==> branch violet <==
## UT_TOP
module UT_TOP (
    clk, 
    rst_n, 
    in_valid, 
    in_time,
    out_valid, 
    out_display, 
    out_day
);
Settings: LEC_CHECK=0, ABC_AREA=0, CAP_MARGIN=15, CELL_PAD_IN_SITES_DETAIL_PLACEMENT=1, CORE_ASPECT_RATIO=1.8, CORE_MARGIN=2, CORE_UTILIZATION=17, CTS_CLUSTER_SIZE=54, GPL_ROUTABILITY_DRIVEN=0, GPL_TIMING_DRIVEN=0, HOLD_SLACK_MARGIN=0.27, MIN_ROUTING_LAYER=met2, PLACE_DENSITY_LB_ADDON=0.05, SLEW_MARGIN=10; clock period 12.9 ns.
run.sh (not shown) runs the stock make flow with config.mk's settings and CLKGATE_MAP_FILE=.
==> branch cedar (differences from branch violet) <==
Settings changed: ABC_AREA 0 to 1, CAP_MARGIN 15 to 20, CELL_PAD_IN_SITES_DETAIL_PLACEMENT 1 to unset, CORE_ASPECT_RATIO 1.8 to unset, CORE_UTILIZATION 17 to 62, CTS_CLUSTER_DIAMETER set to 191, CTS_CLUSTER_SIZE 54 to 97, GPL_ROUTABILITY_DRIVEN 0 to unset, GPL_TIMING_DRIVEN 0 to unset, HOLD_SLACK_MARGIN 0.27 to unset, MIN_ROUTING_LAYER met2 to unset, PLACE_DENSITY_LB_ADDON 0.05 to unset, SLEW_MARGIN 10 to 20.
==> flow/constraint.sdc (replaced) <==
create_clock -name core_clock -period 14.1 [get_ports {clk}]
set_input_delay 2.8200 -clock core_clock [delete_from_list [all_inputs] [get_ports {clk}]]
set_output_delay 2.8200 -clock core_clock [all_outputs]
set_load 0.01 [all_outputs]
==> branch fjord (differences from branch violet) <==
Settings changed: ABC_AREA 0 to unset, CAP_MARGIN 15 to 20, CELL_PAD_IN_SITES_DETAIL_PLACEMENT 1 to unset, CORE_ASPECT_RATIO 1.8 to unset, CORE_UTILIZATION 17 to 65, CTS_CLUSTER_SIZE 54 to unset, GPL_ROUTABILITY_DRIVEN 0 to unset, GPL_TIMING_DRIVEN 0 to unset, HOLD_SLACK_MARGIN 0.27 to unset, MIN_ROUTING_LAYER met2 to unset, PLACE_DENSITY_LB_ADDON 0.05 to unset, SLEW_MARGIN 10 to 20.
==> flow/constraint.sdc (replaced) <==
create_clock -name core_clock -period 13.2 [get_ports {clk}]
set_input_delay 2.6400 -clock core_clock [delete_from_list [all_inputs] [get_ports {clk}]]
set_output_delay 2.6400 -clock core_clock [all_outputs]
set_load 0.01 [all_outputs]
==> qor summary <==
	branch fjord	branch cedar	branch violet
Outcome	finished with violations	finished with violations	finished with violations
Reasons for failing layout checks	setup timing	setup timing	setup timing
Maximum clock frequency	0.0693 GHz	0.0688 GHz	0.0656 GHz
Total via count in the routed design	19,200	18,300	25,300
Crit. path cell count	74	106	76
Combinational gate area	0.0128 mm2	0.0116 mm2	0.0133 mm2
Min-Delay Startpoint	minute[5]$_DFFE_PN0P_	out_display[0]$_DFFE_PN0P_	minute[5]$_DFFE_PN0P_
HPWL reported at the end of detailed placement	41,800 um	40,600 um	71,800 um
Met3 wire length	6570 um	5910 um	29,400 um
Number of logic inverters in the finished layout	130	410	130
Number of antenna cells inserted	0	1	7
Violation count after the first detailed-route iteration	2,908	2,220	4,683
Highest metal layer with signal wires	met4	met5	met5
Area of the die	0.0250 mm2	0.0254 mm2	0.0934 mm2

* * *

==> inputs of run B <==
==> flow/design.v <==
module B2BCD_IP #(parameter WIDTH = 4, parameter DIGIT = 2)(
    Binary_code,
    BCD_code
);
input  [WIDTH-1: 0]   Binary_code;
output [4*DIGIT-1: 0]    BCD_code;
wire [4*DIGIT-1: 0] shift_result [2:WIDTH-1];
wire [4*DIGIT-1: 0]   add_result [2:WIDTH-2];
genvar i, j;
generate
    for(i=2; i<WIDTH; i=i+1)begin : loop_shift
        if(i==2)begin
            assign shift_result[i] = {{(4*DIGIT-3){1'b0}}, Binary_code[WIDTH-1 : WIDTH-3]};
        end
        else begin
            assign shift_result[i] = {add_result[i-1][4*DIGIT-2: 0], Binary_code[WIDTH-i-1]};
        end   
    end
    for(i=2; i<WIDTH-1; i=i+1)begin : loop_add1
        for(j=0; j<DIGIT; j=j+1)begin
            assign add_result[i][4*j+3:4*j] = (shift_result[i][4*j+3:4*j] > 4)? shift_result[i][4*j+3:4*j] + 3 : shift_result[i][4*j+3:4*j]; 
        end      
    end
endgenerate
assign BCD_code = shift_result[WIDTH-1];
endmodule
module UT_TOP (
    clk, 
    rst_n, 
    in_valid, 
    in_time,
    out_valid, 
    out_display, 
    out_day
);
input        clk, rst_n, in_valid;
input [30:0] in_time;
output reg       out_valid;
output reg [3:0] out_display;
output reg [2:0] out_day;
reg  [3:0]  current_state, next_state;
parameter IDLE       = 4'd0  ;
parameter INPUT      = 4'd1  ;
parameter CAL_16YEAR = 4'd2  ;
parameter CAL_4YEAR  = 4'd3  ;
parameter CAL_YEAR   = 4'd4  ;
parameter CAL_MONTH  = 4'd5  ;
parameter CAL_DAY    = 4'd6  ;
parameter CAL_4HOUR  = 4'd7  ;
parameter CAL_HOUR   = 4'd8  ;
parameter CAL_15MIN  = 4'd9  ;
parameter CAL_MIN    = 4'd10 ;
parameter CAL_SEC    = 4'd11 ;
parameter OUT        = 4'd12 ;
parameter time_16years      = 31'd504921600;   
parameter time_4years       = 31'd126230400;   
parameter time_common_years = 31'd31536000;    
parameter time_leap_years   = 31'd31622400;    
parameter time_odd_month    = 31'd2678400;     
parameter time_even_month   = 31'd2592000;     
parameter time_leap_month   = 31'd2505600;     
parameter time_com_month    = 31'd2419200;     
parameter time_day          = 31'd86400;       
parameter time_4hour        = 31'd14400;       
parameter time_hour         = 31'd3600;        
parameter time_15minute     = 31'd900;         
parameter time_minute       = 31'd60;          
reg [3:0] counter;
reg [30:0] in_time_reg;
reg leap;
reg [10:0] year;
reg [3:0]  month;
reg [4:0]  day;
reg [4:0]  hour;
reg [5:0]  minute;
reg [5:0]  second;
wire [10:0] temp_year;
wire [3:0]  temp_month;
wire [2:0]  week;
reg  [10:0] Binary_code;
wire [15:0] BCD_code;
assign temp_year =  (month < 3)? year-1 : year;
assign temp_month = (month < 3)? month + 12 : month;
assign week = (day + 2*temp_month + 3*(temp_month + 1)/5 + temp_year + temp_year/4 - temp_year/100 + temp_year/400 + 1) % 7;
B2BCD_IP #(11, 4) I_B2BCD_IP ( .Binary_code(Binary_code), .BCD_code(BCD_code) );
always @(*)begin
    case (counter)
        0 : Binary_code = year; 
        1 : Binary_code = year;
        2 : Binary_code = year;
        3 : Binary_code = year;
        4 : Binary_code = {7'b0, month};
        5 : Binary_code = {7'b0, month};
        6 : Binary_code = {6'b0, day};
        7 : Binary_code = {6'b0, day};
        8 : Binary_code = {6'b0, hour};
        9 : Binary_code = {6'b0, hour};
        10: Binary_code = {5'b0, minute};
        11: Binary_code = {5'b0, minute};
        12: Binary_code = {5'b0, second};
        13: Binary_code = {5'b0, second};  
        default: Binary_code = year;
    endcase
end
always @(*) begin
    leap = (year[1:0] == 2'b00)? 1: 0;
end
always @(posedge clk or negedge rst_n) begin
    if(!rst_n)begin
        in_time_reg <= 0;
    end
    else if(in_valid)begin
        in_time_reg <= in_time;
    end
    else if(next_state == CAL_16YEAR)begin
        in_time_reg <= (in_time_reg < time_16years)? in_time_reg : in_time_reg - time_16years;
    end
    else if(next_state == CAL_4YEAR)begin
        in_time_reg <= (in_time_reg < time_4years)? in_time_reg : in_time_reg - time_4years;
    end
    else if(next_state == CAL_YEAR)begin
        if(leap)
            in_time_reg <= (in_time_reg < time_leap_years)? in_time_reg : in_time_reg - time_leap_years;
        else
            in_time_reg <= (in_time_reg < time_common_years)? in_time_reg : in_time_reg - time_common_years;
    end
    else if(next_state == CAL_MONTH)begin
        if(month == 2 && leap) 
            in_time_reg <= (in_time_reg < time_leap_month)? in_time_reg: in_time_reg - time_leap_month;
        else if(month == 2 && !leap) 
            in_time_reg <= (in_time_reg < time_com_month)? in_time_reg: in_time_reg - time_com_month;
        else if(month == 1 || month == 3 || month == 5  || month == 7 || month == 8 || month == 10 || month == 12) 
            in_time_reg <= (in_time_reg < time_odd_month)? in_time_reg: in_time_reg - time_odd_month;
        else 
            in_time_reg <= (in_time_reg < time_even_month)? in_time_reg: in_time_reg - time_even_month;
    end
    else if(next_state == CAL_DAY)begin
        in_time_reg <= (in_time_reg < time_day)? in_time_reg: in_time_reg - time_day;
    end
    else if(next_state == CAL_4HOUR)begin
        in_time_reg <= (in_time_reg < time_4hour)? in_time_reg: in_time_reg - time_4hour;
    end
    else if(next_state == CAL_HOUR)begin
        in_time_reg <= (in_time_reg < time_hour)? in_time_reg: in_time_reg - time_hour;
    end
    else if(next_state == CAL_15MIN)begin
        in_time_reg <= (in_time_reg < time_15minute)? in_time_reg: in_time_reg - time_15minute;
    end
    else if(next_state == CAL_MIN)begin
        in_time_reg <= (in_time_reg < time_minute)? in_time_reg: in_time_reg - time_minute;
    end
end
always @(posedge clk or negedge rst_n) begin
    if(!rst_n)begin
        year <= 'd1970;
    end
    else if(next_state == CAL_16YEAR)begin
        year <= (in_time_reg < time_16years)? year: year + 'd16;
    end
    else if(next_state == CAL_4YEAR)begin
        year <= (in_time_reg < time_4years)? year: year + 'd4;
    end
    else if(next_state == CAL_YEAR)begin
        if(leap)
            year <= (in_time_reg < time_leap_years)? year: year + 'd1;
        else
            year <= (in_time_reg < time_common_years)? year: year + 'd1;
    end
    else if(next_state == IDLE)begin
        year <= 'd1970;
    end
end
always @(posedge clk or negedge rst_n) begin
    if(!rst_n)begin
        month <= 'd1;
    end
    else if(next_state == CAL_MONTH)begin
        if(month == 2 && leap) 
            month <= (in_time_reg < time_leap_month)? month: month + 'd1;
        else if(month == 2 && !leap) 
            month <= (in_time_reg < time_com_month)? month: month + 'd1;
        else if(month == 1 || month == 3 || month == 5  || month == 7 || month == 8 || month == 10 || month == 12)
            month <= (in_time_reg < time_odd_month)? month: month + 'd1;
        else 
            month <= (in_time_reg < time_even_month)? month: month + 'd1;
    end
    else if(next_state == IDLE)begin
        month <= 'd1;
    end
end
always @(posedge clk or negedge rst_n) begin
    if(!rst_n)begin
        day <= 'd1;
    end
    else if(next_state == CAL_DAY)begin
        day <= (in_time_reg < time_day)? day : day + 'd1;
    end
    else if(next_state == IDLE)begin
        day <= 'd1;
    end
end
always @(posedge clk or negedge rst_n) begin
    if(!rst_n)begin
        hour <= 'd0;
    end
    else if(next_state == CAL_4HOUR)begin
        hour <= (in_time_reg < time_4hour)? hour : hour + 'd4;
    end
    else if(next_state == CAL_HOUR)begin
        hour <= (in_time_reg < time_hour)? hour : hour + 'd1;
    end
    else if(next_state == IDLE)begin
        hour <= 'd0;
    end
end
always @(posedge clk or negedge rst_n) begin
    if(!rst_n)begin
        minute <= 'd0;
    end
    else if(next_state == CAL_15MIN)begin
        minute <= (in_time_reg < time_15minute)? minute : minute + 'd15;
    end
    else if(next_state == CAL_MIN)begin
        minute <= (in_time_reg < time_minute)? minute : minute + 'd1;
    end
    else if(next_state == IDLE)begin
        minute <= 'd0;
    end
end
always @(*)begin
    second = in_time_reg[5:0];
end
always @(posedge clk or negedge rst_n) begin
    if(!rst_n)begin
        counter <= 'd0;
    end
    else if(next_state == OUT)begin
        counter <= counter + 1;
    end
    else if(next_state == IDLE)begin
        counter <= 'd0;
    end
end
always@(posedge clk or negedge rst_n)begin
    if(!rst_n)begin
        current_state <= IDLE;
    end
    else begin
        current_state <= next_state;
    end
end
always@(*)begin
    if(!rst_n)
        next_state = IDLE ;
    else begin
        case(current_state)
        IDLE:
            next_state = (!in_valid)? IDLE : INPUT;
        INPUT:
            next_state = CAL_16YEAR;
        CAL_16YEAR:
            next_state = (in_time_reg < time_16years)? CAL_4YEAR : CAL_16YEAR;
        CAL_4YEAR:
            next_state = (in_time_reg < time_4years)? CAL_YEAR : CAL_4YEAR;
        CAL_YEAR:begin
            if(leap) 
                next_state = (in_time_reg < time_leap_years)? CAL_MONTH : CAL_YEAR;
            else 
                next_state = (in_time_reg < time_common_years)? CAL_MONTH : CAL_YEAR;
        end
        CAL_MONTH:begin
            if(month == 2 && leap) 
                next_state = (in_time_reg < time_leap_month)? CAL_DAY : CAL_MONTH;
            else if(month == 2 && !leap) 
                next_state = (in_time_reg < time_com_month)? CAL_DAY : CAL_MONTH;
            else if(month == 1 || month == 3 || month == 5  || month == 7 || month == 8 || month == 10 || month == 12) 
                next_state = (in_time_reg < time_odd_month)? CAL_DAY : CAL_MONTH;
            else 
                next_state = (in_time_reg < time_even_month)? CAL_DAY : CAL_MONTH;
        end 
        CAL_DAY:
            next_state = (in_time_reg < time_day)? CAL_4HOUR : CAL_DAY;  
        CAL_4HOUR:
            next_state = (in_time_reg < time_4hour)? CAL_HOUR : CAL_4HOUR;
        CAL_HOUR:
            next_state = (in_time_reg < time_hour)? CAL_15MIN : CAL_HOUR;
        CAL_15MIN:
            next_state = (in_time_reg < time_15minute)? CAL_MIN : CAL_15MIN;
        CAL_MIN:
            next_state = (in_time_reg < time_minute)? OUT : CAL_MIN;
        OUT:
            next_state = (counter == 14)? IDLE : OUT;
        default :
            next_state = IDLE ;
        endcase
    end
end
always @(posedge clk or negedge rst_n) begin
    if (!rst_n) out_valid <= 'd0;
    else if(next_state == OUT) out_valid <= 'd1;
	else out_valid <= 'd0; 
end
always @(posedge clk or negedge rst_n) begin
	if (!rst_n) out_display <= 'd0;
    else if(next_state == OUT)begin
        case (counter)
            0 : out_display <= BCD_code[15:12];
            1 : out_display <= BCD_code[11:8];
            2 : out_display <= BCD_code[7:4];
            3 : out_display <= BCD_code[3:0];
            4 : out_display <= BCD_code[7:4];
            5 : out_display <= BCD_code[3:0];
            6 : out_display <= BCD_code[7:4];
            7 : out_display <= BCD_code[3:0];
            8 : out_display <= BCD_code[7:4];
            9 : out_display <= BCD_code[3:0];
            10: out_display <= BCD_code[7:4];
            11: out_display <= BCD_code[3:0];
            12: out_display <= BCD_code[7:4];
            13: out_display <= BCD_code[3:0];
        endcase
    end 
	else out_display <= 'd0;
end
always @(posedge clk or negedge rst_n) begin
	if (!rst_n) out_day <= 'd0;
    else if(next_state == OUT) out_day <= week;
	else out_day <= 'd0;
end
endmodule
==> flow/run.sh <==
#!/bin/bash
# the make line also repeats each setting of config.mk as NAME=value (left out here)
make -C /OpenROAD-flow-scripts/flow DESIGN_CONFIG=/design/flow/config.mk WORK_HOME=/design/flow/orfs CLKGATE_MAP_FILE= finish
==> flow/config.mk <==
export PLATFORM = sky130hd
export DESIGN_NAME = UT_TOP
export DESIGN_NICKNAME = UT_TOP
export VERILOG_FILES = /design/flow/design.v
export SDC_FILE = /design/flow/constraint.sdc
export NUM_CORES = 4
export LEC_CHECK = 0
export CAP_MARGIN = 20
export CELL_PAD_IN_SITES_DETAIL_PLACEMENT = 1
export CORE_ASPECT_RATIO = 0.67
export CORE_MARGIN = 2
export CORE_UTILIZATION = 40
export CTS_CLUSTER_DIAMETER = 97
export CTS_CLUSTER_SIZE = 69
export GPL_ROUTABILITY_DRIVEN = 1
export GPL_TIMING_DRIVEN = 0
export MIN_ROUTING_LAYER = met2
export PLACE_DENSITY = 0.53
export SLEW_MARGIN = 0
==> flow/constraint.sdc <==
create_clock -name core_clock -period 11.6 [get_ports {clk}]
set_input_delay 2.3200 -clock core_clock [delete_from_list [all_inputs] [get_ports {clk}]]
set_output_delay 2.3200 -clock core_clock [all_outputs]
set_load 0.01 [all_outputs]
==> run R: changes against run B <==
- CELL_PAD_IN_SITES_DETAIL_PLACEMENT: 1 -> unset
- CORE_ASPECT_RATIO: 0.67 -> unset
- CORE_UTILIZATION: 40 -> 71
- CTS_CLUSTER_DIAMETER: 97 -> unset
- CTS_CLUSTER_SIZE: 69 -> 76
- GPL_ROUTABILITY_DRIVEN: 1 -> unset
- GPL_TIMING_DRIVEN: 0 -> unset
- MIN_ROUTING_LAYER: met2 -> met1
- PLACE_DENSITY: 0.53 -> unset
- PLACE_DENSITY_LB_ADDON: unset -> 0.05
- SETUP_SLACK_MARGIN: unset -> -0.73
- SLEW_MARGIN: 0 -> 20
==> flow/constraint.sdc (replaced) <==
create_clock -name core_clock -period 13.3 [get_ports {clk}]
set_input_delay 2.6600 -clock core_clock [delete_from_list [all_inputs] [get_ports {clk}]]
set_output_delay 2.6600 -clock core_clock [all_outputs]
set_load 0.01 [all_outputs]
==> job_summary.md <==
### Metrics collected by this job

| Metric | Value |
|---|---|
| Outcome | stopped before the end |
| Stopped at | global routing |
| Stop Error | [ERROR GRT-0116] Global routing finished with congestion. Check the congestion regions in the DRC Viewer. |
| Gr usage total | around four fifths |
| Area after DPL | around 17000 um^2 |
| Placed insts | 2737 |
| Postcts setup bufs | between 100 and 150 |
| Core area | 37810 um^2 |
# the run above: run B

==> job_summary.md <==
### Metrics collected by this job

| Metric | Value |
|---|---|
| Outcome | finished with violations |
| Layout check failures | setup timing |
| Postcts setup bufs | 18 |
| # setup viols final | 3 |
| Core area | 21150 um^2 |
| Post-layout worst setup margin | -2.067 ns |
| Area after DPL | 17810 um^2 |
| Placed insts | roughly 2.6k |
# the run above: run R

